<file path="design/flow/design.v">
module dffhr (d, r, clk, q);
  parameter WIDTH = 1;
  input 			r;
  input 			clk;
  input 	[WIDTH-1:0] 	d;
  output 	[WIDTH-1:0] 	q;
  reg 		[WIDTH-1:0] 	q;
  always @ (posedge clk) 
    if ( r ) 
      q <= {WIDTH{1'b0}};
    else
      q <= d;
endmodule  
module sha1_round (cv_in, w, round, cv_out);
   input [159:0] cv_in;
   input [31:0]  w;
   input [6:0]   round;
   output [159:0] cv_out;
   reg [31:0]     k;
   reg [31:0]     f;
   wire [31:0]    a_shift;
   wire [31:0]    b_shift;
   wire [31:0]    add_result;
   wire [31:0]    a = cv_in[159:128];
   wire [31:0]    b = cv_in[127:96];
   wire [31:0]    c = cv_in[95:64];
   wire [31:0]    d = cv_in[63:32];
   wire [31:0]    e = cv_in[31:0];
   always @(round)
     begin
        k = 32'd0;
        if ((round >= 7'd0) && (round <= 7'd19))
          k = 32'h5A827999;
        if ((round >= 7'd20) && (round <= 7'd39))
          k = 32'h6ED9EBA1;
        if ((round >= 7'd40) && (round <= 7'd59))
          k = 32'h8F1BBCDC;
        if ((round >= 7'd60) && (round <= 7'd79))
          k = 32'hCA62C1D6;
     end  
   always @(round or b or c or d)
     begin
        f = 32'd0;
        if ((round >= 7'd0) && (round <= 7'd19))
          f = ((b & c) | (~b & d));
        if ((round >= 7'd20) && (round <= 7'd39))
          f = (b ^ c ^ d);
        if ((round >= 7'd40) && (round <= 7'd59))
          f = ((b & c) | (b & d) | (c & d));
        if ((round >= 7'd60) && (round <= 7'd79))
          f = (b ^ c ^ d);
     end  
   assign a_shift = {a[26:0], a[31:27]};
   assign b_shift = {b[1:0], b[31:2]};
   assign add_result = (a_shift + ((f + k) + (e + w)));
   assign cv_out = {add_result, a, b_shift, c, d};
endmodule  
module sha1_exec(clk, reset, start, data_in, load_in, cv, 
  use_prev_cv, busy, out_valid, cv_next);
   input clk, reset;     
   input start;
   input [31:0] data_in;
   input load_in;
   input [159:0] cv;
   input use_prev_cv;
   output        busy;
   output        out_valid;
   output [159:0] cv_next;  
   reg            busy;         
   reg            out_valid;    
   reg [6:0]      rnd_cnt_d;    
   wire [6:0]     rnd_cnt_q;    
   wire [159:0]   rnd_d;        
   wire [159:0]   rnd_q;
   wire [159:0]   sha1_round_wire;   
   wire [159:0]   cv_d;         
   wire [159:0]   cv_q;         
   wire [159:0]   cv_next_d;    
   wire [159:0]   cv_next_q;
   parameter      IDLE = 2'b00;
   parameter      CALC = 2'b01;
   parameter      VALID_OUT = 2'b10;
   parameter      VALID_OUT2 = 2'b11;
   wire [1:0]     state; 
   reg [1:0]      next_state;
   wire [511:0]   w_d;
   wire [511:0]   w_q;
   wire [511:0]   w_temp;
   wire [31:0]    w;    
   wire [31:0]    w_gen_temp = w_temp[511:480] ^ w_temp[447:416] ^ 
                  w_temp[255:224] ^ w_temp[95:64];  
   wire [31:0]    w_gen = {w_gen_temp[30:0], w_gen_temp[31]};
   assign         w_d = ((load_in == 1'b1) ? w_temp :
                  ((rnd_cnt_q < 7'd15) ? w_temp : 
                  {w_gen, w_temp[479:0]}));
   assign w_temp = (state == CALC) ? {w_q[479:0], w_q[511:480]} : 
     ((load_in == 1'b1) ? {w_q[479:0], data_in} : w_q);
   assign w = w_q[511:480];
   sha1_round sha1_round(.cv_in(rnd_q), .w(w), .round(rnd_cnt_q),
                           .cv_out(sha1_round_wire));
   assign         rnd_d = ((state == CALC) ? sha1_round_wire : 
     (use_prev_cv == 1'b1) ? cv_next_q : cv);
   assign         cv_d = ((state == CALC) ? cv_q : 
     (use_prev_cv == 1'b1) ? cv_next_q : cv);
   assign         cv_next_d = (state == VALID_OUT) ? 
                                ({cv_q[159:128] + rnd_q[159:128],
                                  cv_q[127:96] + rnd_q[127:96],
                                  cv_q[95:64] + rnd_q[95:64],
                                  cv_q[63:32] + rnd_q[63:32],
                                  cv_q[31:0] + rnd_q[31:0]}) :
                                  (cv_next_q);
   assign         cv_next = cv_next_q;
   always @(state or start or rnd_cnt_q)
     begin
        out_valid = 1'b0;       
        busy = 1'b0;
        rnd_cnt_d = 7'b0000000;
        case (state)
          IDLE : begin
             out_valid = 1'b0;
             rnd_cnt_d = 7'b0000000;
             if (start) begin
                busy = 1'b1;
                next_state = CALC;
             end
             else begin
                busy = 1'b1;
                next_state = IDLE;
             end
          end  
          CALC : begin
             busy = 1'b1;
             out_valid = 1'b0;
             if (start) begin
                next_state = IDLE;
                rnd_cnt_d = 7'd0000000;
             end
             else if (rnd_cnt_q == 7'd79) begin
                next_state = VALID_OUT;
                rnd_cnt_d = 7'd0000000;
             end
             else begin
                next_state = CALC;
                rnd_cnt_d = rnd_cnt_q + 7'd0000001;
             end
          end  
          VALID_OUT : begin
             busy = 1'b1;
             out_valid = 1'b0;       
             if (start) begin
                next_state = IDLE;
                rnd_cnt_d = 7'd0000000;
             end else begin
                next_state = VALID_OUT2;
             end
          end     
          VALID_OUT2 : begin
             busy = 1'b0;
             out_valid = 1'b1;
             if (start) begin
                next_state = CALC;
             end
             else begin
                next_state = IDLE;
             end
          end
          default : begin
             next_state = IDLE;
          end
        endcase
     end          
   dffhr #(7) rnd_cnt_reg (.d(rnd_cnt_d), .q(rnd_cnt_q),
                           .clk(clk), .r(reset));
   dffhr #(2) state_reg (.d(next_state), .q(state), 
                         .clk(clk), .r(reset)); 
   dffhr #(512) w_reg (.d(w_d), .q(w_q), .clk(clk), .r(reset));
   dffhr #(160) cv_reg (.d(cv_d), .q(cv_q), .clk(clk), .r(reset));
   dffhr #(160) rnd_reg (.d(rnd_d), .q(rnd_q), .clk(clk), .r(reset));
   dffhr #(160) cv_next_reg (.d(cv_next_d), .q(cv_next_q),
                             .clk(clk), .r(reset));   
endmodule  
</file>
<file path="design/flow/run.sh">
#!/bin/bash
# the make line also repeats each setting of config.mk as NAME=value (left out here)
make -C /OpenROAD-flow-scripts/flow DESIGN_CONFIG=/design/flow/config.mk WORK_HOME=/design/flow/orfs CLKGATE_MAP_FILE= finish
</file>
<file path="design/flow/config.mk">
export PLATFORM = sky130hd
export DESIGN_NAME = sha1_exec
export DESIGN_NICKNAME = sha1_exec
export VERILOG_FILES = /design/flow/design.v
export SDC_FILE = /design/flow/constraint.sdc
export NUM_CORES = 4
export LEC_CHECK = 0
export ABC_AREA = 1
export CAP_MARGIN = 30
export CELL_PAD_IN_SITES_DETAIL_PLACEMENT = 1
export CELL_PAD_IN_SITES_GLOBAL_PLACEMENT = 1
export CORE_ASPECT_RATIO = 1.34
export CORE_MARGIN = 9
export CORE_UTILIZATION = 60
export CTS_CLUSTER_DIAMETER = 233
export CTS_CLUSTER_SIZE = 94
export GPL_ROUTABILITY_DRIVEN = 1
export GPL_TIMING_DRIVEN = 1
export HOLD_SLACK_MARGIN = 0.01
export MAX_ROUTING_LAYER = met4
export MIN_ROUTING_LAYER = met2
export PLACE_DENSITY_LB_ADDON = 0.19
export SETUP_SLACK_MARGIN = 0.42
export SLEW_MARGIN = 20
</file>
<file path="design/flow/constraint.sdc">
create_clock -name core_clock -period 11.7 [get_ports {clk}]
set_input_delay 2.3400 -clock core_clock [delete_from_list [all_inputs] [get_ports {clk}]]
set_output_delay 2.3400 -clock core_clock [all_outputs]
set_load 0.01 [all_outputs]
</file>
==> results of run 1 <==
## stage by stage
| step | cells | power, mW |
|---|---|---|
| 4_1_cts | 8389 | 7.70 |
| 3_5_place_dp | 8372 | 6.28 |
| 3_3_place_gp | 8372 | 6.02 |
| 2_1_floorplan | 7224 | 5.35 |
## per-layer routing
layer / overflow / track usage
met2: 566 / 0.931
met5: - / -
met1: - / -
met4: 362 / 0.785
met3: 1047 / 0.967
==> notes.md, run 1 <==
run results: Mean Syn Cell Area 7.24 um2, main flop type dfxtp_1, most frequent cells after synthesis dfxtp_1, nand2_1, a21oi_1, nor2_1, o21ai_0, Root Driver clkbuf_16, aoi share 0.216, Fail Step global routing, RePlAce Congestion roughly 1.2, cell count in the Yosys report between 7000 and 8000, Post-CTS Setup Inserts 0, YS warnings 6, Yosys Chip Area ~0.052 mm2, # rows between 100 and 150, EDFF count, synth 0, floorplan utilization 0.609, Post-DP HPWL about 170000 um, Post-synth regs around 1000, I/O Pins 359, cell with the most instances after synthesis dfxtp_1, DP Area between 0.05 and 0.06 mm2, post-synthesis instance total roughly 7200, status aborted with a tool error, Clock Sinks roughly 1000, Buffers on Ports 358, Synth top area share 0.384, cts hold-fix bufs 0, full die area roughly 0.1 mm2, GRT overflow slightly below 2000, yosys xor share 0.0358, synthesized cell area between 0.05 and 0.06 mm2, Error [ERROR GRT-0116] Global routing finished with congestion. Check the congestion regions in the DRC Viewer., GRT Total Usage 0.913, cell taking the most area after synthesis dfxtp_1, Synth Net Count between 7000 and 8000, die height about 360 um, cts repair resizes 0, H-tree level count 1, Synth Seq Share 0.384, FFs w/ async S/R, synth 0, Netlist cell types a little over 50, top comb family, area AND-OR/OR-AND gates, Setup WS pre-CTS ~5.5 ns, fa+ha+maj area frac 0.0941, simple-gate area share of the yosys netlist 0.169, biggest area cells dfxtp_1, a21oi_1, o21ai_0, Die W ~270 um, total core area 0.0860 mm2, Synth mux share 0.00517, CTS buffer count 14, Clock Tree Buf Depth 3
==> inputs of run 2 (changes only) <==
ABC_AREA = unset   (was 1)
CAP_MARGIN = 20   (was 30)
CELL_PAD_IN_SITES_DETAIL_PLACEMENT = unset   (was 1)
CELL_PAD_IN_SITES_GLOBAL_PLACEMENT = unset   (was 1)
CORE_ASPECT_RATIO = 0.88   (was 1.34)
CORE_MARGIN = 2   (was 9)
CORE_UTILIZATION = 29   (was 60)
CTS_CLUSTER_DIAMETER = 136   (was 233)
CTS_CLUSTER_SIZE = unset   (was 94)
GPL_ROUTABILITY_DRIVEN = 0   (was 1)
GPL_TIMING_DRIVEN = unset   (was 1)
HOLD_SLACK_MARGIN = unset   (was 0.01)
MIN_ROUTING_LAYER = met1   (was met2)
PLACE_DENSITY = 0.82   (was unset)
PLACE_DENSITY_LB_ADDON = unset   (was 0.19)
SETUP_SLACK_MARGIN = 0.11   (was 0.42)
SLEW_MARGIN = 0   (was 20)
clock period = 6.96 ns   (was 11.7 ns; I/O delays follow)
==> run 2 against run 1 <==
Effect of this change:
- the run now finishes clean
- synthesized area decreased by 2.7%
- synthesized cell count decreased by 14%
- die area increased by 82%
==> notes.md, run 2 <==
yosys + openroad results -> status complete, no violations, Worst path slowest cell fa_1, yosys xor share 0.0552, fin crit share 0.931, worst reg2reg setup slack 0.48 ns, CTS tree built, Wirelength per Cell around 19 um, floorplan utilization 0.291, worst r2r src rnd_cnt_reg.q[0], hold depth 2, actual slew at the worst max-slew pin roughly 1.1 ns, # rows roughly 140, Final Max Slew Viols 0, GRT overflow 0, WL final roughly 170000 um, Post-DP HPWL around 130000 um, sequential share of power 0.428, largest net degree at the start of global routing ~220, Initial DRC Count between 5000 and 6000, FFs w/ async S/R, synth 0, clk latency of the worst-skew pair about 0.74 ns, top comb family, area AND-OR/OR-AND gates, Max stage delay on crit path around 0.51 ns, clk_skew roughly 0.048 ns, cell count in the Yosys report about 6200, I/O Pins between 300 and 400, Non-Filler Instances between 8000 and 9000, vias in the first global route 42900, Root Driver clkbuf_16, clock-pin slew of the registers on the worst-case setup and hold paths ~0.060 ns, Buffers on Ports approximately 360, global-route wire length before repair approximately 260000 um, CP startpoint rnd_cnt_reg.q[0], biggest area cells dfxtp_1, a21oi_1, nand2_1, pwr dens 239 mW/mm2, met3 usage 0.0396, Crit path depth 24, crit path kind register to register, final setup vio count 0, RSZ-0062 raised after global routing no, EDFF count, synth 0, Worst setup EP type register, switching part of the total power 0.295, GR Util met1 0.213, Netlist cell types around 78, Synth Seq Share 0.394, Clock Sinks approximately 1000, H-tree level count 3, WP data arrival around 7 ns, Rel. slew slack 0.247, Critical Path End rnd_reg.q[158], Via Count 45400, full die area around 0.18 mm2, CP required between 7 and 8 ns, aoi share 0.197, tool warnings around 41, RR Endpoint rnd_reg.q[158], main flop type dfxtp_1, vias per cell slightly above 5, Antenna Violating Nets Remaining 0, routing usage on met2 0.304, GRT Total Usage 0.188, Die W approximately 450 um, crit path time final 6.48 ns, Clk pwr share 0.397, Synth top area share 0.394, Worst Path Buf+Inv 3, Largest Pwr Group registers, YS warnings 6, fa+ha+maj area frac 0.0967, Comb. pwr between 2 and 3 mW, cell taking the most area after synthesis dfxtp_1, Synth Net Count 6722, Comb power frac 0.176, setup_tns 0 ns, Post-synth regs ~1000, Worst R2R Path Depth 24, Hold Crit Endpoint w_reg.q[323], CTS buffer count ~100, max-cap violation count 0, Clock Tree Buf Depth 3, fin nets between 6000 and 7000, cell family with most CP delay AND-OR/OR-AND gates, Clk power 5.70 mW, IR drop worst, VDD between 0.00015 and 0.0002 V, Syn-to-layout area delta 18.2%, synthesized cell area around 0.051 mm2, Post-Layout Inst Area between 0.06 and 0.07 mm2, cell with the most instances after synthesis nand2_1, P_seq approximately 6 mW, critical path startpoint category register, total core area 0.175 mm2, die height roughly 400 um, Mean Syn Cell Area around 8.2 um2, busiest grt layer met2, Yosys Chip Area between 0.05 and 0.06 mm2, post-synthesis instance total ~6200, fmax between 150 and 200 MHz, # DRC 0, worst path cell trace ha_1, a21oi_1, nand2_1, a32o_1, nand2b_1, buf_4, a221oi_1, nor2_1, fa_1, fa_1, inv_1, fa_1, inv_1, ha_1, and3_1, a2111oi_1, a311o_1, a211oi_1, o21a_1, o21ai_0, a21oi_1, a21oi_1, nand4_1, o311a_1, Hold Path Class register to register, Final Hold Fails 0, hold_sp w_reg.q[291], P_sw 4.24 mW, simple-gate area share of the yosys netlist 0.148, worst-path fanout max 28, DP Area between 0.05 and 0.06 mm2, Initial DRT Pass Iterations 7, Synth mux share 0.0502, Placed Cells about 8600, P_int about 10 mW, Leakage approximately 23 nW, most frequent cells after synthesis nand2_1, dfxtp_1, a21oi_1, inv_1, nor2_1, initial antenna violation count 9
[run 2: layer usage]
layer	vias to the layer above	wire [um]
li1	21100	-
met1	21400	63300
met3	613	15500
met2	2223	79400
met5	-	0
met4	0	12500
[run 2: final cells by class]
| class | instances | area (um2) |
|---|---|---|
| Fill cell | 17500 | 115000 |
| Antenna cell | 8 | 20.0 |
| Tap cell | 2336 | 2920 |
| Multi-Input combinational cell | 4409 | 27900 |
| Timing Repair Buffer | 404 | 4090 |
| Clock inverter | 40 | 553 |
| Sequential cell | 1003 | 20100 |
| Inverter | 435 | 1630 |
| Clock buffer | 146 | 2980 |
[run 2: repair_timing]
action | 4_1_cts | 5_1_grt
resized | 0 | 5
setup endpoints to repair | 0 | 5
hold buffers | 0 | 0
setup buffers | 0 | 0
[run 2: stage by stage]
stage               worst slack (ns)  utilization  hold slack (ns)  power, mW
finish                         0.483        0.344            0.425       14.4
global route                   0.155        0.344            0.438       14.8
CTS                            0.329        0.344            0.414       14.3
detailed placement             0.383        0.324            0.443       8.67
global placement               0.610        0.324            0.438       8.60
floorplan                       1.05            -            0.432       7.81
==> inputs of run 3 (changes only) <==
CORE_ASPECT_RATIO = unset   (was 0.88)
CORE_UTILIZATION = 40   (was 29)
CTS_CLUSTER_DIAMETER = unset   (was 136)
GPL_ROUTABILITY_DRIVEN = unset   (was 0)
MAX_ROUTING_LAYER = unset   (was met4)
MIN_ROUTING_LAYER = unset   (was met1)
PLACE_DENSITY = unset   (was 0.82)
SETUP_SLACK_MARGIN = unset   (was 0.11)
SLEW_MARGIN = 20   (was 0)
clock period = 4.83 ns   (was 6.96 ns; I/O delays follow)
==> run 3 against run 2 <==
Effect of this change:
- the layout now fails its checks (setup timing)
- synthesized cell count unchanged
- first-iteration DRC count decreased by 38%
- final area increased by 4.2%
- largest cell class unchanged
- via count down 2.6%
- synthesized area unchanged
- largest power group is now the clock network
- critical endpoint unchanged
- worst setup slack got worse by 1.1 ns
- sequential power grew 43%
- highest routed layer is now met5
- wire length grew 2.6%
- sequential share of layout area is 1.3 points lower
==> notes.md, run 3 <==
yosys + openroad results -> status finished with violations, Fail Reasons setup timing, clk_skew roughly 0.04 ns, switching part of the total power 0.291, Final Max Slew Viols 0, Post-synth regs around 1000, RSZ-0062 raised after global routing yes, RePlAce Congestion around 0.97, Wirelength per Cell about 21 um, aoi share 0.197, CP required 5.48 ns, Post-DP HPWL roughly 130000 um, CTS tree built, clk latency of the worst-skew pair between 0.7 and 0.8 ns, met3 usage 0.0350, Clock Tree Buf Depth 3, Worst R2R Path Depth 23, P_seq between 8 and 9 mW, most frequent cells after synthesis nand2_1, dfxtp_1, a21oi_1, inv_1, nor2_1, post-synthesis instance total 6207, Critical Path End rnd_reg.q[158], pwr dens roughly 350 mW/mm2, Max stage delay on crit path between 0.5 and 0.6 ns, max-cap violation count 0, biggest area cells dfxtp_1, a21oi_1, nand2_1, # rows 130, Final Hold Fails 0, H-tree level count 3, cell count in the Yosys report 6207, IR drop worst, VDD about 0.0003 V, CP startpoint rnd_cnt_reg.q[0], Clk power around 8.8 mW, Worst setup EP type register, Worst Path Buf+Inv 3, crit path kind register to register, synthesized cell area around 0.051 mm2, vias in the first global route approximately 42000, hold_sp w_reg.q[181], Hold Crit Endpoint w_reg.q[213], Synth Net Count approximately 6700, hold depth 2, Worst path slowest cell fa_1, floorplan utilization 0.404, worst r2r src rnd_cnt_reg.q[0], vias per cell 5.25, WP data arrival about 6.1 ns, cell taking the most area after synthesis dfxtp_1, Crit path depth 23, global-route wire length before repair between 200000 and 300000 um, Synth Seq Share 0.394, cell with the most instances after synthesis nand2_1, Buffers on Ports 358, GRT Total Usage 0.261, GRT overflow 0, YS warnings 6, full die area roughly 0.13 mm2, Hold Path Class register to register, Rel. slew slack 0.270, GR Util met1 0.329, initial antenna violation count 5, Yosys Chip Area 0.0509 mm2, Synth mux share 0.0502, routing usage on met2 0.453, Final Power 22.1 mW, simple-gate area share of the yosys netlist 0.148, worst path cell trace ha_4, a21oi_4, nand2_1, a32o_2, nand2b_4, buf_12, a221oi_4, nor2_4, fa_2, fa_1, inv_2, fa_1, inv_2, ha_4, nand2_2, a211o_1, a311o_1, a211oi_2, o21a_1, o21ai_2, a21oi_2, a21oi_2, o311a_1, clock-pin slew of the registers on the worst-case setup and hold paths 0.06 ns, busiest grt layer met2, fin crit share 1.13, FFs w/ async S/R, synth 0, Initial DRT Pass Iterations 7, P_int 15.7 mW, worst reg2reg setup slack -0.63 ns, yosys xor share 0.0552, Syn-to-layout area delta 23.1%, main flop type dfxtp_1, I/O Pins 359, tool warnings approximately 53, RR Endpoint rnd_reg.q[158], crit path time final approximately 5.5 ns, Via Count around 44000, Comb. pwr between 4 and 5 mW, Antenna Violating Nets Remaining 0, fmax ~180 MHz, die height between 300 and 400 um, Netlist cell types slightly below 80, final setup vio count 24, total core area 0.126 mm2, cts hold-fix bufs 0, setup slack after layout -0.629 ns, CTS buffer count roughly 110, Root Driver clkbuf_16, setup_tns -7.83 ns, Largest Pwr Group the clock network, # DRC 0, Synth top area share 0.394, cell family with most CP delay AND-OR/OR-AND gates, fa+ha+maj area frac 0.0967, Clk pwr share 0.398, sequential share of power 0.397, Die W about 360 um, top comb family, area AND-OR/OR-AND gates, Leakage ~25 nW, critical path startpoint category register, Clock Sinks about 1000, Hold Worst Slack 0.445 ns, WL final approximately 180000 um, largest net degree at the start of global routing 233, EDFF count, synth 0, actual slew at the worst max-slew pin ~1.1 ns, worst-path fanout max 7, P_sw about 6.4 mW, Mean Syn Cell Area a little over 8 um2, Comb power frac 0.205, fin nets about 7000, Initial DRC Count between 3000 and 4000
## run 3: routing by layer
layer,vias to the layer above,wire length [um],part of all wire
met5,-,12,0.000068
met2,1046,85400,0.49
met4,2,7100,0.041
met1,21100,74500,0.42
met3,263,8330,0.048
li1,21800,-,-
## run 3: cell type report
type	count	area [um2]
fillers	12200	63300
multi-input cells	4410	28600
flip-flops and latches	1003	20100
repair buffers	714	6500
clock buffers	164	3300
well taps	1650	2060
inverters	435	1630
clock inverters	37	513
diodes	1	2.50
## run 3: timing repair
| item | in CTS | in global routing |
|---|---|---|
| endpoints found under the setup margin | 24 | 24 |
| endpoints found under the hold margin | 0 | 0 |
| buffers inserted | 15 | 10 |
| resized | 55 | 76 |
| gates cloned | 1 | 0 |
| pin swaps | 72 | 67 |
## run 3: stage by stage
stage | utilization | cells | instance area, um2 | worst slack, ns
after global routing | 0.498 | 8413 | 62700 | -0.846
final | 0.498 | 8414 | 62700 | -0.629
after floorplan | - | 6207 | 51100 | -0.447
after detailed placement | 0.461 | 8187 | 58100 | -0.822
after CTS | 0.494 | 8404 | 62300 | -0.676
after global placement | 0.461 | 8187 | 58100 | -0.745
==> inputs of run 4 (changes only) <==
ABC_AREA = 1   (was unset)
CORE_ASPECT_RATIO = 1.71   (was unset)
CORE_UTILIZATION = 72   (was 40)
CTS_CLUSTER_DIAMETER = 29   (was unset)
CTS_CLUSTER_SIZE = 74   (was unset)
PLACE_DENSITY_LB_ADDON = 0.27   (was unset)
clock period = 3.61 ns   (was 4.83 ns; I/O delays follow)
==> run 4 against run 3 <==
Effect of this change:
- the flow now stops in global routing
- die area is 42% lower
- synthesized area up 2.7%
- synthesized cell count rose by 16%
==> notes.md, run 4 <==
run results: Synth Net Count between 7000 and 8000, cell with the most instances after synthesis dfxtp_1, Clock Sinks 1003, biggest area cells dfxtp_1, a21oi_1, o21ai_0, I/O Pins approximately 360, synthesized cell area 0.0523 mm2, RePlAce Congestion around 1.2, total core area 0.0721 mm2, DP Area approximately 0.059 mm2, H-tree level count 3, full die area approximately 0.075 mm2, Clock Tree Buf Depth 3, cell count in the Yosys report a little over 7000, cell taking the most area after synthesis dfxtp_1, Synth Seq Share 0.384, EDFF count, synth 0, yosys xor share 0.0358, Post-DP HPWL between 100000 and 150000 um, Synth top area share 0.384, Die W about 210 um, GRT overflow 26, aoi share 0.216, GRT Total Usage 0.736, most frequent cells after synthesis dfxtp_1, nand2_1, a21oi_1, nor2_1, o21ai_0, fa+ha+maj area frac 0.0941, YS warnings 6, # rows 129, Yosys Chip Area approximately 0.052 mm2, Error [ERROR GRT-0116] Global routing finished with congestion. Check the congestion regions in the DRC Viewer., floorplan utilization 0.725, die height about 360 um, Root Driver clkbuf_16, Buffers on Ports between 300 and 400, cts hold-fix bufs 0, main flop type dfxtp_1, Mean Syn Cell Area between 7 and 8 um2, status aborted with a tool error, CTS buffer count roughly 110, Placed Cells 8451, Post-synth regs roughly 1000, top comb family, area AND-OR/OR-AND gates, FFs w/ async S/R, synth 0, post-synthesis instance total between 7000 and 8000, Synth mux share 0.00517, Netlist cell types slightly above 50, simple-gate area share of the yosys netlist 0.169, Fail Step global routing
==> run 4: stage by stage <==
step / hold slack, ns / worst slack (ns)
3_5_place_dp: 0.442 / -1.34
3_3_place_gp: 0.434 / -1.12
4_1_cts: 0.399 / -1.16
2_1_floorplan: 0.430 / -0.778
==> run 4: what timing repair did <==
action | CTS
setup endpoints to repair | 31
hold endpoints to repair | 0
cloned | 5
gates resized | 151
setup buffers | 23
pin swaps | 53
==> run 4: per-layer routing <==
metal / overflow / global-route usage
met5: 1 / 0.367
met4: 12 / 0.739
met3: 0 / 0.602
met2: 11 / 0.893
met1: 2 / 0.719
==> inputs of run 5 (changes only) <==
CORE_ASPECT_RATIO = unset   (was 1.71)
CTS_CLUSTER_DIAMETER = unset   (was 29)
CTS_CLUSTER_SIZE = unset   (was 74)
PLACE_DENSITY_LB_ADDON = unset   (was 0.27)
clock period = 6.09 ns   (was 3.61 ns; I/O delays follow)
==> run 5 against run 4 <==
Effect of this change:
- synthesized cell count unchanged
- die area decreased by 0.11%
- now clean on timing, DRC and antenna
- synthesized area unchanged
==> notes.md, run 5 <==
yosys + openroad results -> status complete, no violations, actual slew at the worst max-slew pin 1.12 ns, tool warnings ~70, Largest Pwr Group registers, full die area around 0.075 mm2, simple-gate area share of the yosys netlist 0.169, Netlist cell types between 50 and 60, Worst R2R Path Depth 27, YS warnings 6, switching part of the total power 0.337, CP dominant cell by count inv_1, fin nets 7863, IR drop worst, VDD roughly 0.00035 V, crit path kind register to register, cts repair resizes 0, Worst Path Buf+Inv 7, Yosys Chip Area between 0.05 and 0.06 mm2, CP startpoint rnd_cnt_reg.q[0], setup_tns 0 ns, fmax approximately 180 MHz, worst reg2reg setup slack about 0.47 ns, Clk power 6.44 mW, Rel. slew slack 0.247, # rows ~100, Antenna Violating Nets Remaining 0, P_sw about 6.2 mW, cell taking the most area after synthesis dfxtp_1, Comb. pwr ~4.3 mW, Clock Sinks around 1000, critical path startpoint category register, Critical Path End rnd_reg.q[158], worst-path fanout max 27, die height 274 um, Post-Layout Inst Area between 0.05 and 0.06 mm2, initial antenna violation count 6, CP required about 6.6 ns, fin crit share 0.923, H-tree level count 3, yosys xor share 0.0358, Leakage 26.3 nW, Post-DP HPWL about 120000 um, fa+ha+maj area frac 0.0941, I/O Pins about 360, hold_sp w_reg.q[441], CTS buffer count 97, WL final 185000 um, pwr dens about 310 mW/mm2, RR Endpoint rnd_reg.q[158], synthesized cell area about 0.052 mm2, sequential share of power 0.411, clock-pin slew of the registers on the worst-case setup and hold paths 0.07 ns, Placed Cells 8199, Hold Crit Endpoint w_reg.q[473], Hold Path Class register to register, vias per cell around 6.3, Worst setup EP type register, RePlAce Congestion between 1 and 1.5, most frequent cells after synthesis dfxtp_1, nand2_1, a21oi_1, nor2_1, o21ai_0, Buffers on Ports between 300 and 400, global-route wire length before repair approximately 280000 um, fill cell count 4249, EDFF count, synth 0, crit path time final roughly 5.6 ns, hold depth 2, biggest area cells dfxtp_1, a21oi_1, o21ai_0, Synth top area share 0.384, vias in the first global route between 40000 and 50000, cell family with most CP delay adder cells, Final Hold Fails 0, final setup vio count 0, Mean Syn Cell Area between 7 and 8 um2, top comb family, area AND-OR/OR-AND gates, total core area roughly 0.072 mm2, cts hold-fix bufs 0, DP Area ~0.056 mm2, Initial DRC Count around 7600, floorplan utilization 0.729, aoi share 0.216, max-cap violation count 0, Clk pwr share 0.353, main flop type dfxtp_1, Crit path depth 27, Via Count 52700, CTS tree built, Synth Seq Share 0.384, GRT overflow 0, Root Driver clkbuf_16, Initial DRT Pass Iterations 10, Worst path slowest cell fa_1, P_int ~12 mW, P_seq between 7 and 8 mW, Hold Worst Slack around 0.47 ns, Clock Tree Buf Depth 3, post-synthesis instance total between 7000 and 8000, cell count in the Yosys report 7224, largest net degree at the start of global routing around 230, WP data arrival 6.17 ns, Setup WS pre-CTS approximately 0.46 ns, clk latency of the worst-skew pair 0.71 ns, Synth mux share 0.00517, RSZ-0062 raised after global routing no, clk_skew approximately 0.05 ns, Post-CTS Setup Inserts 0, # DRC 0, worst r2r src rnd_cnt_reg.q[0], setup slack after layout about 0.47 ns, Die W 274 um, Comb power frac 0.236, cell with the most instances after synthesis dfxtp_1, Synth Net Count between 7000 and 8000, Final Max Slew Viols 0, Wirelength per Cell between 20 and 25 um, Post-synth regs ~1000, FFs w/ async S/R, synth 0, GRT Total Usage 0.477, Max stage delay on crit path between 0.5 and 0.6 ns, Syn-to-layout area delta 13.7%, Non-Filler Instances ~8400
run 5: through the flow:
step / utilization / power [mW]
3_3_place_gp: 0.782 / 11.5
4_1_cts: 0.829 / 18.0
6_report: 0.829 / 18.3
3_5_place_dp: 0.782 / 11.6
5_1_grt: 0.829 / 18.8
2_1_floorplan: - / 10.3
run 5: cell type report:
cell class	count	area, um2	share of cell area
Antenna cell	5	12.5	0.000210
Multi-Input combinational cell	4917	27300	0.458
Clock inverter	42	583	0.00980
Inverter	928	3510	0.0590
Timing Repair Buffer	401	4030	0.0677
Tap cell	950	1190	0.0200
Clock buffer	136	2820	0.0475
Sequential cell	1003	20100	0.338
run 5: metal layers:
layer,global-route usage,vias up,part of all wire
met3,0.114,988,0.11
met5,0,-,0.00014
met2,0.754,3671,0.44
met4,0.372,4,0.095
met1,0.558,24200,0.35
li1,-,23800,-
==> inputs of run 6 (changes only) <==
ABC_AREA = unset   (was 1)
CAP_MARGIN = 25   (was 20)
CORE_ASPECT_RATIO = 0.52   (was unset)
CORE_UTILIZATION = 35   (was 72)
CTS_CLUSTER_DIAMETER = 291   (was unset)
GPL_ROUTABILITY_DRIVEN = 0   (was unset)
GPL_TIMING_DRIVEN = 0   (was unset)
MAX_ROUTING_LAYER = met5   (was unset)
MIN_ROUTING_LAYER = met1   (was unset)
PLACE_DENSITY_LB_ADDON = 0.26   (was unset)
SLEW_MARGIN = 10   (was 20)
TNS_END_PERCENT = 70   (was unset)
clock period = 4.93 ns   (was 6.09 ns; I/O delays follow)
==> run 6 against run 5 <==
Effect of this change:
- the layout now fails its checks (setup timing)
- utilization is 40 points lower
- final cell count is 4.5% higher
- sequential share of layout area is 1.5 points lower
- hold slack worse by 0.014 ns
- flip-flop count stayed put
- worst setup slack worse by 1.9 ns
- total power is 20% higher
- via count is 4.6% lower
- die area is 99% higher
- non-clock buffer count is 396 higher
- global-route usage is 17 points lower
- largest power group unchanged
==> notes.md, run 6 <==
yosys + openroad results -> # DRC 0, Clk power ~8.3 mW, Initial DRC Count roughly 8100, critical path startpoint category register, P_int ~15 mW, Max stage delay on crit path ~0.65 ns, clock-pin slew of the registers on the worst-case setup and hold paths around 0.080 ns, Worst path slowest cell fa_2, CTS tree built, Buffers on Ports about 360, RSZ-0062 raised after global routing yes, main flop type dfxtp_1, EDFF count, synth 0, biggest area cells dfxtp_1, a21oi_1, nand2_1, busiest grt layer met1, Critical Path End rnd_reg.q[157], Comb. pwr just under 5 mW, global-route wire length before repair 323000 um, Syn-to-layout area delta 22.2%, Largest Pwr Group registers, crit path kind register to register, die height approximately 280 um, switching part of the total power 0.330, GRT overflow 0, vias per cell 5.74, fa+ha+maj area frac 0.0967, worst-path fanout max 5, Mean Syn Cell Area a little over 8 um2, yosys xor share 0.0552, synthesized cell area 0.0509 mm2, setup_tns -25.43 ns, pwr dens around 350 mW/mm2, fin nets about 7300, cell family with most CP delay AND-OR/OR-AND gates, simple-gate area share of the yosys netlist 0.148, Post-DP HPWL between 150000 and 200000 um, Yosys Chip Area approximately 0.051 mm2, full die area around 0.15 mm2, top comb family, area AND-OR/OR-AND gates, Fail Reasons setup timing, largest net degree at the start of global routing 17, GR Util met1 0.470, cell with the most instances after synthesis nand2_1, Final Power 21.9 mW, actual slew at the worst max-slew pin between 1 and 1.5 ns, Final Max Slew Viols 0, DP Area around 0.057 mm2, crit path time final between 6 and 7 ns, max-cap violation count 0, Clock Sinks 1003, total core area 0.144 mm2, CP startpoint rnd_cnt_reg.q[1], cts hold-fix bufs 0, Worst setup EP type register, RR Endpoint rnd_reg.q[157], Initial DRT Pass Iterations 11, floorplan utilization 0.354, worst reg2reg setup slack -1.46 ns, P_seq slightly below 9 mW, Antenna Violating Nets Remaining 0, CTS buffer count between 90 and 100, sequential share of power 0.402, Wirelength per Cell ~27 um, Post-Layout Inst Area roughly 0.062 mm2, aoi share 0.197, most frequent cells after synthesis nand2_1, dfxtp_1, a21oi_1, inv_1, nor2_1, H-tree level count 3, P_sw about 7 mW, Synth Net Count between 6000 and 7000, FFs w/ async S/R, synth 0, worst r2r src rnd_cnt_reg.q[1], # rows ~100, setup slack after layout -1.46 ns, Setup WS pre-CTS -2.16 ns, Worst R2R Path Depth 27, Final Hold Fails 0, Synth mux share 0.0502, Worst Path Buf+Inv 8, fmax around 160 MHz, YS warnings 6, Netlist cell types 78, Clk pwr share 0.377, vias in the first global route 44200, Final Util 0.433, Non-Filler Instances between 8000 and 9000, cell count in the Yosys report just over 6000, WP data arrival 7.07 ns, tool warnings 31, Crit path depth 27, met3 usage 0.198, fin crit share 1.30, Synth Seq Share 0.394, Synth top area share 0.394, status finished with violations, final setup vio count 27, Die W 533 um, cell taking the most area after synthesis dfxtp_1, clk_skew about 0.046 ns, WL final 235000 um, hold_sp w_reg.q[373], Rel. slew slack 0.148, IR drop worst, VDD 0.000277 V, CP required approximately 5.6 ns, Root Driver clkbuf_16, Placed Cells about 8500, routing usage on met2 0.310, clk latency of the worst-skew pair approximately 0.75 ns, Clock Tree Buf Depth 3, post-synthesis instance total 6207, I/O Pins 359, hold depth 2, Post-synth regs around 1000, GRT Total Usage 0.302, initial antenna violation count 19, Hold Worst Slack between 0.4 and 0.5 ns, Comb power frac 0.220, Hold Path Class register to register, Hold Crit Endpoint w_reg.q[373], Leakage 24.1 nW, Via Count 50300
## run 6: repair_timing
action | in CTS | in global routing
pin swaps | 43 | 64
cloned | 0 | 0
setup buffers | 30 | 25
setup endpoints to repair | 29 | 28
resized | 89 | 135
hold endpoints to repair | 0 | 0
## run 6: layout make-up
cell class,count,area (um2)
flip-flops and latches,1003,20100
clock buffers,117,2600
inverters,435,1640
well taps,1938,2420
fillers,14200,81500
plain buffers,359,1500
clock inverters,50,779
repair buffers,438,4390
multi-input cells,4409,28800
diodes,13,32.5
## run 6: routing by layer
layer	up-vias	wire length, um
met4	26	4810
li1	21900	-
met3	359	47700
met1	24300	109000
met2	3623	72200
met5	-	1260
==> inputs of run 7 (changes only) <==
CAP_MARGIN = 20   (was 25)
CORE_ASPECT_RATIO = unset   (was 0.52)
CORE_UTILIZATION = 43   (was 35)
CTS_CLUSTER_DIAMETER = unset   (was 291)
GPL_ROUTABILITY_DRIVEN = unset   (was 0)
GPL_TIMING_DRIVEN = unset   (was 0)
MAX_ROUTING_LAYER = unset   (was met5)
MIN_ROUTING_LAYER = unset   (was met1)
PLACE_DENSITY_LB_ADDON = unset   (was 0.26)
SLEW_MARGIN = 20   (was 10)
TNS_END_PERCENT = unset   (was 70)
clock period = 3.87 ns   (was 4.93 ns; I/O delays follow)
==> run 7 against run 6 <==
Effect of this change:
- the layout still fails its checks (setup timing)
- register-to-register slack worse by 0.23 ns
- combinational power increased by about 20%
- global-route usage decreased by 2.6 points
- highest routed layer is now met4
==> notes.md, run 7 <==
yosys + openroad results -> status finished with violations, Fail Reasons setup timing, Crit path depth 24, Synth top area share 0.394, RSZ-0062 raised after global routing yes, Comb. pwr just under 6 mW, worst-path fanout max 5, Setup WS pre-CTS -1.78 ns, vias in the first global route ~42000, Rel. slew slack 0.382, Die W between 300 and 400 um, CP startpoint rnd_cnt_reg.q[1], Synth Net Count about 6700, initial antenna violation count 6, crit path kind register to register, vias per cell around 5.3, post-synthesis instance total about 6200, synthesized cell area 0.0509 mm2, P_sw 8.00 mW, FFs w/ async S/R, synth 0, fmax around 180 MHz, Via Count 44600, clock-pin slew of the registers on the worst-case setup and hold paths ~0.07 ns, Post-DP HPWL 133000 um, crit path time final 5.56 ns, # rows about 130, Comb power frac 0.207, full die area between 0.1 and 0.15 mm2, floorplan utilization 0.433, hold_sp reset, largest net degree at the start of global routing approximately 170, cell taking the most area after synthesis dfxtp_1, Clock Tree Buf Depth 3, Wirelength per Cell 20.5 um, WP data arrival 6.15 ns, CTS tree built, Non-Filler Instances between 8000 and 9000, cell with the most instances after synthesis nand2_1, Largest Pwr Group the clock network, Gate Area 0.0286 mm2, sequential share of power 0.394, setup_tns -36.24 ns, cts hold-fix bufs 0, Worst path slowest cell fa_1, Worst R2R Path Depth 24, total core area 0.118 mm2, simple-gate area share of the yosys netlist 0.148, Hold Path Class input port to register, fill cell count ~11000, Clk pwr share 0.399, biggest area cells dfxtp_1, a21oi_1, nand2_1, pwr dens 437 mW/mm2, RePlAce Congestion ~0.96, Final Max Slew Viols 0, # DRC 0, aoi share 0.197, CP required between 4 and 5 ns, Clk power 11.1 mW, P_seq about 11 mW, IR drop worst, VDD approximately 0.00037 V, Mean Syn Cell Area 8.21 um2, clk latency of the worst-skew pair slightly above 0.7 ns, main flop type dfxtp_1, Antenna Violating Nets Remaining 0, Initial DRC Count 3541, Worst Path Buf+Inv 5, YS warnings 6, switching part of the total power 0.288, Netlist cell types 78, P_int just under 20 mW, Post-synth regs between 1000 and 1500, most frequent cells after synthesis nand2_1, dfxtp_1, a21oi_1, inv_1, nor2_1, cell count in the Yosys report between 6000 and 7000, Worst setup EP type register, fa+ha+maj area frac 0.0967, Buffers on Ports approximately 360, top comb family, area AND-OR/OR-AND gates, RR Endpoint rnd_reg.q[155], Leakage around 26 nW, WL final ~170000 um, Placed Cells between 8000 and 9000, hold depth 2, worst r2r src rnd_cnt_reg.q[1], actual slew at the worst max-slew pin approximately 0.9 ns, I/O Pins ~360, Yosys Chip Area approximately 0.051 mm2, setup slack after layout -1.69 ns, fin nets approximately 7300, fin crit share 1.44, sequential cell area roughly 0.02 mm2, Critical Path End rnd_reg.q[155], max-cap violation count 0, worst reg2reg setup slack -1.69 ns, Initial DRT Pass Iterations 6, GRT Total Usage 0.276, CTS buffer count between 100 and 150, critical path startpoint category register, global-route wire length before repair around 260000 um, Final Hold Fails 0, tool warnings 44, EDFF count, synth 0, GRT overflow 0, Syn-to-layout area delta 25.1%, Root Driver clkbuf_16, CP dominant cell by count fa_1, Synth Seq Share 0.394, Clock Sinks between 1000 and 1500, H-tree level count 3, clk_skew roughly 0.038 ns, Hold Crit Endpoint cv_next_reg.q[146], worst path cell trace ha_4, a21oi_4, o22ai_1, nand2b_1, buf_4, buf_4, nand2b_2, a221oi_2, nor2_1, fa_1, fa_1, inv_1, fa_1, inv_1, ha_4, a2111o_1, o211ai_1, nand2_1, a31o_4, buf_6, a311oi_2, xnor2_1, a21oi_1, nor2_1, die height 348 um, cell family with most CP delay AND-OR/OR-AND gates, final setup vio count 30, yosys xor share 0.0552, Max stage delay on crit path 0.55 ns, Synth mux share 0.0502
[run 7: timing repair]
action | CTS | global route
buffers inserted | 9 | 12
endpoints found under the setup margin | 30 | 30
gates resized | 43 | 66
cloned | 1 | 0
hold endpoints to repair | 0 | 0
pin swaps | 54 | 62
[run 7: area by class of cell]
class / count / area share
multi-input combinational: 4410 / 0.449
sequential: 1003 / 0.315
timing repair buffer: 825 / 0.120
clock buffer: 152 / 0.0501
tap: 1536 / 0.0302
inverter: 435 / 0.0257
clock inverter: 47 / 0.0103
antenna: 1 / 0.0000393
[run 7: stage by stage]
step	total power, mW	util	hold WS [ns]	instance area [um2]
after floorplan	14.2	-	0.432	51200
after global placement	16.5	0.502	0.438	59200
after detailed placement	16.5	0.502	0.443	59200
after CTS	27.7	0.537	0.435	63300
after global routing	28.9	0.541	0.450	63700
final	27.8	0.541	0.446	63700
[run 7: per-layer routing]
metal / vias up / GRT usage / wire length [um]
met5: - / 0 / 0
met4: 0 / 0.0898 / 6290
met3: 247 / 0.0304 / 8190
met2: 1039 / 0.479 / 84400
met1: 21300 / 0.356 / 73900
li1: 22000 / - / -
==> inputs of run 8 (changes only) <==
ABC_AREA = 1   (was unset)
CELL_PAD_IN_SITES_DETAIL_PLACEMENT = 2   (was unset)
CORE_ASPECT_RATIO = 0.82   (was unset)
CORE_UTILIZATION = 46   (was 43)
CTS_CLUSTER_DIAMETER = 395   (was unset)
CTS_CLUSTER_SIZE = 61   (was unset)
GPL_ROUTABILITY_DRIVEN = 1   (was unset)
GPL_TIMING_DRIVEN = 1   (was unset)
HOLD_SLACK_MARGIN = -0.06   (was unset)
MIN_ROUTING_LAYER = met2   (was unset)
PLACE_DENSITY_LB_ADDON = 0.3   (was unset)
SLEW_MARGIN = 25   (was 20)
TNS_END_PERCENT = 15   (was unset)
clock period = 11.8 ns   (was 3.87 ns; I/O delays follow)
==> run 8 against run 7 <==
Effect of this change:
- the flow now stops in detailed placement
- synthesized cell count up 16%
- die area down 3.9%
- synthesized area up 2.7%
==> notes.md, run 8 <==
run results: status aborted with a tool error, Fail Step detailed placement, Error [ERROR DPL-0033] detailed placement checks failed during check placement., biggest area cells dfxtp_1, a21oi_1, o21ai_0, Synth Net Count roughly 7700, cell count in the Yosys report around 7200, Synth Seq Share 0.384, die height approximately 310 um, Die W approximately 380 um, Post-synth regs around 1000, full die area between 0.1 and 0.15 mm2, Yosys Chip Area 0.0523 mm2, main flop type dfxtp_1, YS warnings 6, simple-gate area share of the yosys netlist 0.169, cell taking the most area after synthesis dfxtp_1, Synth top area share 0.384, most frequent cells after synthesis dfxtp_1, nand2_1, a21oi_1, nor2_1, o21ai_0, Mean Syn Cell Area roughly 7.2 um2, FFs w/ async S/R, synth 0, EDFF count, synth 0, Buffers on Ports roughly 360, cell with the most instances after synthesis dfxtp_1, Synth mux share 0.00517, yosys xor share 0.0358, aoi share 0.216, fa+ha+maj area frac 0.0941, top comb family, area AND-OR/OR-AND gates, RePlAce Congestion roughly 1.1, post-synthesis instance total just over 7000, # rows between 100 and 150, floorplan utilization 0.462, Netlist cell types approximately 51, I/O Pins 359, total core area between 0.1 and 0.15 mm2, synthesized cell area approximately 0.052 mm2
## run 8: per-stage QoR
stage | setup WS [ns] | std cells | cell area [um2] | hold WS, ns
floorplan | 7.05 | 7224 | 52300 | 0.430
global placement | 5.80 | 8719 | 56600 | 0.436
==> inputs of run 9 (changes only) <==
CAP_MARGIN = 30   (was 20)
CELL_PAD_IN_SITES_DETAIL_PLACEMENT = 1   (was 2)
CELL_PAD_IN_SITES_GLOBAL_PLACEMENT = 1   (was unset)
CORE_ASPECT_RATIO = 1.34   (was 0.82)
CORE_UTILIZATION = 37   (was 46)
CTS_CLUSTER_DIAMETER = unset   (was 395)
CTS_CLUSTER_SIZE = 36   (was 61)
GPL_TIMING_DRIVEN = 0   (was 1)
HOLD_SLACK_MARGIN = 0.01   (was -0.06)
MAX_ROUTING_LAYER = met4   (was unset)
MIN_ROUTING_LAYER = unset   (was met2)
PLACE_DENSITY_LB_ADDON = 0.19   (was 0.3)
SETUP_SLACK_MARGIN = -0.16   (was unset)
SLEW_MARGIN = 20   (was 25)
TNS_END_PERCENT = unset   (was 15)
clock period = 4.68 ns   (was 11.8 ns; I/O delays follow)
==> run 9 against run 8 <==
Effect of this change:
- now fails the layout checks on setup timing
- synthesized cell count unchanged
- die area up 24%
- synthesized area unchanged
==> notes.md, run 9 <==
yosys + openroad results -> Root Driver clkbuf_16, Die W around 330 um, WL final ~260000 um, initial antenna violation count 11, Final Hold Fails 0, status finished with violations, IR drop worst, VDD roughly 0.00028 V, tool warnings 31, Syn-to-layout area delta 24.2%, biggest area cells dfxtp_1, a21oi_1, o21ai_0, Wirelength per Cell 26.6 um, YS warnings 6, Final Power 26.9 mW, floorplan utilization 0.373, yosys xor share 0.0358, Top Layer Used met4, Critical Path End rnd_reg.q[152], worst-path fanout max 7, setup_tns -6.79 ns, clock-pin slew of the registers on the worst-case setup and hold paths 0.06 ns, Netlist cell types 51, Post-Layout Inst Area 0.0650 mm2, Final Max Slew Viols 0, Fail Reasons setup timing, Yosys Chip Area between 0.05 and 0.06 mm2, Antenna Violating Nets Remaining 0, GRT Total Usage 0.360, synthesized cell area 0.0523 mm2, # DRC 0, Placed Cells around 9500, met3 WL around 11000 um, final setup vio count 27, Worst Path Buf+Inv 10, Clock Tree Buf Depth 3, Synth top area share 0.384, setup slack after layout -0.417 ns, clk_skew ~0.039 ns, Hold Path Class register to register, P_sw around 9.5 mW, Worst setup EP type register, RR Endpoint rnd_reg.q[152], fin nets between 8000 and 9000, EDFF count, synth 0, Max stage delay on crit path around 0.54 ns, CP startpoint rnd_cnt_reg.q[0], Non-Filler Instances roughly 9800, Initial DRC Count 3293, simple-gate area share of the yosys netlist 0.169, die height 439 um, Final Util 0.463, CTS buffer count 104, WL met1 95300 um, max-cap violation count 0, crit path kind register to register, top comb family, area AND-OR/OR-AND gates, worst reg2reg setup slack -0.42 ns, main flop type dfxtp_1, Worst R2R Path Depth 31, Hold Crit Endpoint w_reg.q[458], Rel. slew slack 0.275, most frequent cells after synthesis dfxtp_1, nand2_1, a21oi_1, nor2_1, o21ai_0, GRT overflow 0, Clock Sinks about 1000, total core area approximately 0.14 mm2, Clk power about 9.2 mW, CP dominant cell by count inv_1, Buffers on Ports roughly 360, I/O Pins approximately 360, cell count in the Yosys report 7224, clk latency of the worst-skew pair ~0.77 ns, worst r2r src rnd_cnt_reg.q[0], Initial DRT Pass Iterations 7, Post-synth regs 1003, full die area 0.144 mm2, Comb power frac 0.291, fmax approximately 200 MHz, vias in the first global route about 54000, CTS tree built, aoi share 0.216, Worst path slowest cell fa_1, Synth Net Count between 7000 and 8000, post-synthesis instance total 7224, FFs w/ async S/R, synth 0, Crit path depth 31, CP required roughly 5.4 ns, WP data arrival approximately 5.8 ns, Setup WS pre-CTS -1.34 ns, pwr dens around 410 mW/mm2, Hold Worst Slack about 0.45 ns, routed length on met2 approximately 130000 um, cell with the most instances after synthesis dfxtp_1, crit path time final between 5 and 6 ns, Largest Pwr Group registers, critical path startpoint category register, fa+ha+maj area frac 0.0941, P_int about 17 mW, largest net degree at the start of global routing 15, Via Count around 53000, # rows approximately 160, hold depth 2, RSZ-0062 raised after global routing yes, cell family with most CP delay adder cells, vias per cell around 5.4, Post-DP HPWL 210000 um, H-tree level count 3, fin crit share 1.09, switching part of the total power 0.352, DP Area slightly below 0.06 mm2, Synth mux share 0.00517, hold_sp w_reg.q[426], sequential share of power 0.366, RePlAce Congestion between 0.9 and 1, cell taking the most area after synthesis dfxtp_1, P_seq approximately 9.8 mW, Clk pwr share 0.343, actual slew at the worst max-slew pin between 1 and 1.5 ns, Mean Syn Cell Area 7.24 um2, global-route wire length before repair about 370000 um, Comb. pwr just under 8 mW, Leakage approximately 28 nW, Synth Seq Share 0.384
run 9: area by class of cell:
cell class	count	area (um2)
Sequential cell	1003	20100
Antenna cell	6	15.0
Buffer	375	1630
Clock buffer	142	2940
Fill cell	17300	75300
Inverter	928	3500
Multi-Input combinational cell	4917	28800
Timing Repair Buffer	494	4880
Clock inverter	48	772
Tap cell	1851	2320
run 9: repair_timing:
action	4_1_cts	5_1_grt
setup endpoints to repair	30	34
gates cloned	2	0
pin swaps	68	96
hold buffers	0	0
setup buffers	90	28
gates resized	293	168
run 9: metal layers:
metal,vias up,track usage
met2,1467,0.630
met4,0,0.262
met1,25900,0.376
met5,-,-
met3,608,0.0348
li1,24800,-
==> inputs of run 10 (changes only) <==
CAP_MARGIN = 0   (was 30)
CELL_PAD_IN_SITES_DETAIL_PLACEMENT = unset   (was 1)
CELL_PAD_IN_SITES_GLOBAL_PLACEMENT = unset   (was 1)
CORE_ASPECT_RATIO = 1.37   (was 1.34)
CORE_UTILIZATION = 72   (was 37)
CTS_CLUSTER_SIZE = 10   (was 36)
GPL_ROUTABILITY_DRIVEN = unset   (was 1)
GPL_TIMING_DRIVEN = unset   (was 0)
HOLD_SLACK_MARGIN = unset   (was 0.01)
MAX_ROUTING_LAYER = unset   (was met4)
PLACE_DENSITY = 0.38   (was unset)
PLACE_DENSITY_LB_ADDON = unset   (was 0.19)
SETUP_SLACK_MARGIN = 0.18   (was -0.16)
clock period = 3.19 ns   (was 4.68 ns; I/O delays follow)
==> run 10 against run 9 <==
Effect of this change:
- synthesized area did not move
- die area shrank 48%
- the flow now stops in global routing
- synthesized cell count is the same
==> notes.md, run 10 <==
run results: RePlAce Congestion about 1.2, Placed Cells 8491, die height 320 um, YS warnings 6, yosys xor share 0.0358, top comb family, area AND-OR/OR-AND gates, cts hold-fix bufs 0, Post-DP HPWL ~130000 um, total core area 0.0719 mm2, Root Driver clkbuf_16, CTS buffer count roughly 110, Error [ERROR GRT-0232] Routing congestion too high. Check the congestion heatmap in the GUI., cell count in the Yosys report roughly 7200, status aborted with a tool error, post-synthesis instance total a little over 7000, simple-gate area share of the yosys netlist 0.169, Buffers on Ports 358, cell with the most instances after synthesis dfxtp_1, Fail Step global routing, Synth top area share 0.384, EDFF count, synth 0, FFs w/ async S/R, synth 0, Yosys Chip Area between 0.05 and 0.06 mm2, I/O Pins between 300 and 400, Synth Seq Share 0.384, Synth mux share 0.00517, cell taking the most area after synthesis dfxtp_1, synthesized cell area between 0.05 and 0.06 mm2, GRT overflow between 150 and 200, fa+ha+maj area frac 0.0941, biggest area cells dfxtp_1, a21oi_1, o21ai_0, most frequent cells after synthesis dfxtp_1, nand2_1, a21oi_1, nor2_1, o21ai_0, Mean Syn Cell Area roughly 7.2 um2, Post-synth regs ~1000, main flop type dfxtp_1, Clock Tree Buf Depth 3, # rows about 120, floorplan utilization 0.727, Synth Net Count ~7700, Netlist cell types ~50, Clock Sinks roughly 1000, GRT Total Usage 0.736, Die W between 200 and 250 um, H-tree level count 3, aoi share 0.216, full die area 0.0749 mm2
## run 10: timing repair
item,in CTS
endpoints found under the setup margin,32
pin swaps,90
setup buffers,30
cloned,5
resized,206
## run 10: layer usage
metal,global-route usage,GRT overflow
met5,0.374,0
met2,0.904,96
met1,0.745,10
met4,0.693,64
met3,0.572,9
## run 10: through the flow
stage,area (um2),power [mW],utilization,worst slack (ns)
floorplan,52700,20.2,-,-1.20
global placement,59100,23.9,0.821,-1.55
detailed placement,59100,24.2,0.821,-1.65
CTS,63100,35.9,0.877,-1.45
==> inputs of run 11 (changes only) <==
CAP_MARGIN = 20   (was 0)
CORE_ASPECT_RATIO = unset   (was 1.37)
CTS_CLUSTER_DIAMETER = 224   (was unset)
CTS_CLUSTER_SIZE = 74   (was 10)
PLACE_DENSITY = unset   (was 0.38)
PLACE_DENSITY_LB_ADDON = 0.27   (was unset)
SETUP_SLACK_MARGIN = unset   (was 0.18)
clock period = 3.92 ns   (was 3.19 ns; I/O delays follow)
==> run 11 against run 10 <==
Effect of this change:
- die area hardly changed
- the flow again stops in global routing
- synthesized cell count did not move
- synthesized area unchanged
==> notes.md, run 11 <==
run results: biggest area cells dfxtp_1, a21oi_1, o21ai_0, I/O Pins around 360, EDFF count, synth 0, Netlist cell types roughly 50, Synth Net Count between 7000 and 8000, cts hold-fix bufs 0, Clock Tree Buf Depth 3, simple-gate area share of the yosys netlist 0.169, Yosys Chip Area ~0.052 mm2, Synth Seq Share 0.384, RePlAce Congestion 1.17, Die W about 270 um, cell with the most instances after synthesis dfxtp_1, cell count in the Yosys report roughly 7200, Post-synth regs 1003, floorplan utilization 0.729, DP Area 0.0583 mm2, Fail Step global routing, CTS buffer count 17, top comb family, area AND-OR/OR-AND gates, Buffers on Ports around 360, aoi share 0.216, synthesized cell area about 0.052 mm2, Root Driver clkbuf_16, total core area between 0.07 and 0.08 mm2, # rows approximately 100, Clock Sinks between 1000 and 1500, cell taking the most area after synthesis dfxtp_1, Synth top area share 0.384, Synth mux share 0.00517, fa+ha+maj area frac 0.0941, status aborted with a tool error, Mean Syn Cell Area slightly above 7 um2, full die area about 0.075 mm2, H-tree level count 1, FFs w/ async S/R, synth 0, die height between 200 and 300 um, main flop type dfxtp_1, most frequent cells after synthesis dfxtp_1, nand2_1, a21oi_1, nor2_1, o21ai_0, yosys xor share 0.0358, YS warnings 6, Post-DP HPWL 129000 um, post-synthesis instance total roughly 7200
[run 11: per-stage QoR]
step | setup TNS (ns) | worst slack, ns | instances | hold WS (ns) | power (mW)
global placement | -17.08 | -0.782 | 8433 | 0.427 | 19.2
CTS | -17.85 | -0.746 | 8491 | 0.419 | 23.7
detailed placement | -24.91 | -1.06 | 8433 | 0.443 | 19.5
floorplan | -8.82 | -0.468 | 7224 | 0.430 | 16.4
[run 11: timing repair]
item,in CTS
endpoints found under the setup margin,30
cloned,5
hold endpoints to repair,0
pin swaps,63
setup buffers,35
resized,209
==> inputs of run 12 (changes only) <==
ABC_AREA = unset   (was 1)
CAP_MARGIN = 5   (was 20)
CTS_CLUSTER_DIAMETER = unset   (was 224)
CTS_CLUSTER_SIZE = unset   (was 74)
MAX_ROUTING_LAYER = met4   (was unset)
PLACE_DENSITY = 0.66   (was unset)
PLACE_DENSITY_LB_ADDON = unset   (was 0.27)
SETUP_SLACK_MARGIN = 1.09   (was unset)
clock period = 4.05 ns   (was 3.92 ns; I/O delays follow)
==> run 12 against run 11 <==
Effect of this change:
- the layout now fails its checks (setup timing)
- die area shrank 2.6%
- synthesized cell count shrank 14%
- synthesized area shrank 2.7%
==> notes.md, run 12 <==
yosys + openroad results -> WL met1 ~66000 um, met3 WL 28000 um, CTS buffer count between 90 and 100, clk_skew 0.0732 ns, RSZ-0062 raised after global routing yes, Clock Sinks 1003, Non-Filler Instances about 7800, Buffers on Ports roughly 360, Crit path depth 26, post-synthesis instance total between 6000 and 7000, CP startpoint rnd_cnt_reg.q[1], fmax roughly 180 MHz, worst r2r src rnd_cnt_reg.q[1], worst-path fanout max 6, P_int 18.0 mW, top comb family, area AND-OR/OR-AND gates, cts hold-fix bufs 0, Worst R2R Path Depth 26, Largest Pwr Group registers, clock-pin slew of the registers on the worst-case setup and hold paths roughly 0.070 ns, Initial DRT Pass Iterations 13, fin nets about 7300, crit path time final roughly 5.7 ns, fin crit share 1.40, Final Max Slew Viols 0, Synth Net Count approximately 6700, crit path kind register to register, setup_tns -35.49 ns, CTS tree built, Via Count between 50000 and 60000, status finished with violations, Post-DP HPWL ~130000 um, synthesized cell area between 0.05 and 0.06 mm2, GRT overflow 0, Wirelength per Cell 27.0 um, routed length on met2 around 90000 um, tool warnings between 50 and 60, full die area ~0.073 mm2, Rel. slew slack 0.147, floorplan utilization 0.727, I/O Pins 359, cell taking the most area after synthesis dfxtp_1, most frequent cells after synthesis nand2_1, dfxtp_1, a21oi_1, inv_1, nor2_1, Max stage delay on crit path roughly 0.51 ns, hold_sp w_reg.q[327], Placed Cells roughly 7500, cell count in the Yosys report approximately 6200, clk latency of the worst-skew pair between 0.7 and 0.8 ns, Worst Path Buf+Inv 6, sequential share of power 0.404, Synth Seq Share 0.394, Synth top area share 0.394, YS warnings 6, switching part of the total power 0.309, fa+ha+maj area frac 0.0967, Comb power frac 0.228, Hold Crit Endpoint w_reg.q[359], Synth mux share 0.0502, vias per cell around 7, Final Util 0.908, Clk pwr share 0.369, EDFF count, synth 0, critical path startpoint category register, setup slack after layout -1.61 ns, Yosys Chip Area a little over 0.05 mm2, Clock Tree Buf Depth 3, GRT Total Usage 0.532, actual slew at the worst max-slew pin roughly 1.3 ns, aoi share 0.197, biggest area cells dfxtp_1, a21oi_1, nand2_1, initial antenna violation count 36, Hold Path Class register to register, Critical Path End rnd_reg.q[155], # DRC 0, Worst path slowest cell fa_1, cell family with most CP delay AND-OR/OR-AND gates, Setup WS pre-CTS -1.51 ns, global-route wire length before repair between 200000 and 300000 um, final setup vio count 30, Fail Reasons setup timing, Comb. pwr 5.93 mW, Leakage ~25 nW, vias in the first global route around 51000, Netlist cell types between 70 and 80, simple-gate area share of the yosys netlist 0.148, FFs w/ async S/R, synth 0, total core area around 0.070 mm2, yosys xor share 0.0552, WP data arrival 6.31 ns, Initial DRC Count about 8300, RR Endpoint rnd_reg.q[155], Post-synth regs 1003, max-cap violation count 0, IR drop worst, VDD 0.000449 V, # rows approximately 97, WL final roughly 210000 um, die height between 200 and 300 um, P_seq ~11 mW, Antenna Violating Nets Remaining 0, H-tree level count 3, Top Layer Used met4, worst reg2reg setup slack -1.61 ns, CP required about 4.7 ns, P_sw 8.05 mW, Die W 270 um, largest net degree at the start of global routing around 210, RePlAce Congestion approximately 1.1, main flop type dfxtp_1, Mean Syn Cell Area a little over 8 um2, Syn-to-layout area delta 24.8%, pwr dens 409 mW/mm2, hold depth 2, Clk power approximately 9.6 mW, Final Hold Fails 0, cell with the most instances after synthesis nand2_1, fill cell count between 2000 and 3000, Root Driver clkbuf_16, Worst setup EP type register
[run 12: cell type report]
cell class	instances	area, um2	area share
flip-flops and latches	1003	20200	0.317
repair buffers	804	7410	0.117
clock inverters	33	504	0.00793
inverters	435	1640	0.0257
clock buffers	136	2770	0.0436
multi-input cells	4409	29800	0.469
well taps	940	1180	0.0185
diodes	40	100	0.00157
[run 12: routing by layer]
metal	vias to the layer above	track usage
met2	4886	0.819
met4	0	0.447
met5	-	-
li1	22000	-
met3	2045	0.171
met1	24700	0.555
[run 12: per-stage QoR]
step / power [mW] / hold WS [ns] / cell area (um2)
2_1_floorplan: 13.5 / 0.432 / 51200
3_3_place_gp: 15.3 / 0.438 / 57700
3_5_place_dp: 15.4 / 0.443 / 57700
4_1_cts: 25.0 / 0.454 / 62200
5_1_grt: 26.5 / 0.465 / 63600
6_report: 26.0 / 0.448 / 63600
[run 12: repair_timing]
| action | 4_1_cts | 5_1_grt |
|---|---|---|
| gates cloned | 1 | 0 |
| pin swaps | 127 | 145 |
| setup endpoints to repair | 98 | 94 |
| buffers inserted | 33 | 42 |
| resized | 206 | 227 |
==> inputs of run 13 (changes only) <==
CAP_MARGIN = 20   (was 5)
CORE_UTILIZATION = 71   (was 72)
CTS_CLUSTER_SIZE = 37   (was unset)
MAX_ROUTING_LAYER = unset   (was met4)
PLACE_DENSITY = unset   (was 0.66)
SETUP_SLACK_MARGIN = unset   (was 1.09)
clock period = 5.29 ns   (was 4.05 ns; I/O delays follow)
==> run 13 against run 12 <==
Effect of this change:
- still fails the layout checks on setup timing
- largest power group unchanged
- sequential power fell by 24%
- synthesized area did not move
- critical endpoint is now rnd_reg.q[158]
- highest routed layer is now met5
- final area fell by 4.8%
- utilization fell by 5.8 points
==> notes.md, run 13 <==
yosys + openroad results -> Clk power approximately 7.5 mW, main flop type dfxtp_1, Rel. slew slack 0.234, CTS buffer count around 97, Clk pwr share 0.386, Synth top area share 0.394, CP startpoint rnd_cnt_reg.q[1], critical path startpoint category register, Leakage ~24 nW, post-synthesis instance total 6207, crit path time final 5.59 ns, Buffers on Ports roughly 360, WL final between 150000 and 200000 um, clock-pin slew of the registers on the worst-case setup and hold paths roughly 0.060 ns, worst reg2reg setup slack -0.30 ns, Initial DRT Pass Iterations 9, Worst setup EP type register, # rows 98, Synth mux share 0.0502, Hold Worst Slack about 0.42 ns, cts hold-fix bufs 0, Final Power 19.4 mW, H-tree level count 3, status finished with violations, I/O Pins about 360, fa+ha+maj area frac 0.0967, Root Driver clkbuf_16, tool warnings approximately 62, Largest Pwr Group registers, floorplan utilization 0.715, setup_tns -2.01 ns, fmax approximately 180 MHz, P_int roughly 14 mW, max-cap violation count 0, top comb family, area AND-OR/OR-AND gates, Comb. pwr about 3.9 mW, Clock Tree Buf Depth 3, Worst Path Buf+Inv 5, total core area 0.0712 mm2, crit path kind register to register, hold depth 2, GRT Total Usage 0.465, clk_skew approximately 0.077 ns, Hold Path Class register to register, Final Max Slew Viols 0, fin crit share 1.06, Syn-to-layout area delta 18.8%, Post-synth regs roughly 1000, DP Area roughly 0.056 mm2, Die W roughly 270 um, Max stage delay on crit path 0.51 ns, WP data arrival between 6 and 7 ns, cell count in the Yosys report 6207, worst r2r src rnd_cnt_reg.q[1], Netlist cell types about 78, vias per cell between 6 and 7, actual slew at the worst max-slew pin around 1.1 ns, Synth Net Count just under 7000, pwr dens around 320 mW/mm2, IR drop worst, VDD around 0.00040 V, RePlAce Congestion 1.05, FFs w/ async S/R, synth 0, CP required 5.84 ns, P_seq about 8 mW, Worst R2R Path Depth 25, Setup WS pre-CTS -0.398 ns, setup slack after layout -0.296 ns, Worst path slowest cell fa_1, YS warnings 6, clk latency of the worst-skew pair around 0.7 ns, Wirelength per Cell approximately 23 um, most frequent cells after synthesis nand2_1, dfxtp_1, a21oi_1, inv_1, nor2_1, Critical Path End rnd_reg.q[158], GRT overflow 0, Synth Seq Share 0.394, Via Count 48300, aoi share 0.197, Post-Layout Inst Area just over 0.06 mm2, cell family with most CP delay AND-OR/OR-AND gates, worst-path fanout max 6, Final Hold Fails 0, hold_sp w_reg.q[114], Fail Reasons setup timing, P_sw about 5.8 mW, vias in the first global route around 46000, die height ~270 um, RR Endpoint rnd_reg.q[158], # DRC 0, final setup vio count 12, Initial DRC Count roughly 5700, EDFF count, synth 0, cell taking the most area after synthesis dfxtp_1, cell with the most instances after synthesis nand2_1, initial antenna violation count 13, Antenna Violating Nets Remaining 0, Mean Syn Cell Area about 8.2 um2, Clock Sinks between 1000 and 1500, synthesized cell area 0.0509 mm2, yosys xor share 0.0552, sequential share of power 0.415, Crit path depth 25, full die area between 0.07 and 0.08 mm2, switching part of the total power 0.297, Comb power frac 0.199, Hold Crit Endpoint w_reg.q[146], fin nets around 7100, Yosys Chip Area between 0.05 and 0.06 mm2, RSZ-0062 raised after global routing yes, CTS tree built, Post-DP HPWL 123000 um, biggest area cells dfxtp_1, a21oi_1, nand2_1, global-route wire length before repair 266000 um, largest net degree at the start of global routing about 240, simple-gate area share of the yosys netlist 0.148
## run 13: layout make-up
class | count | area (um2)
timing repair buffer | 618 | 5710
inverter | 435 | 1630
antenna | 7 | 17.5
fill | 3848 | 10700
clock buffer | 129 | 2730
sequential | 1003 | 20100
clock inverter | 50 | 721
multi-input combinational | 4410 | 28400
tap | 950 | 1190
## run 13: layer usage
layer  vias up  part of all wire  global-route usage
li1      21600                 -                   -
met1     22900              0.35               0.543
met2      2852              0.45               0.732
met3       888              0.11               0.122
met4        16             0.093               0.363
met5         -            0.0010                   0
## run 13: metrics by stage
stage / util / instances
global placement: 0.792 / 7392
detailed placement: 0.792 / 7392
CTS: 0.846 / 7585
global route: 0.849 / 7595
finish: 0.850 / 7602
floorplan: - / 6207
## run 13: timing repair
item                       CTS  global route
gates resized               55            45
setup buffers               14            10
gates cloned                 1             0
setup endpoints to repair   16            19
pin swaps                   23            33
No activity file was given, so power comes from the tool's default toggle rates.
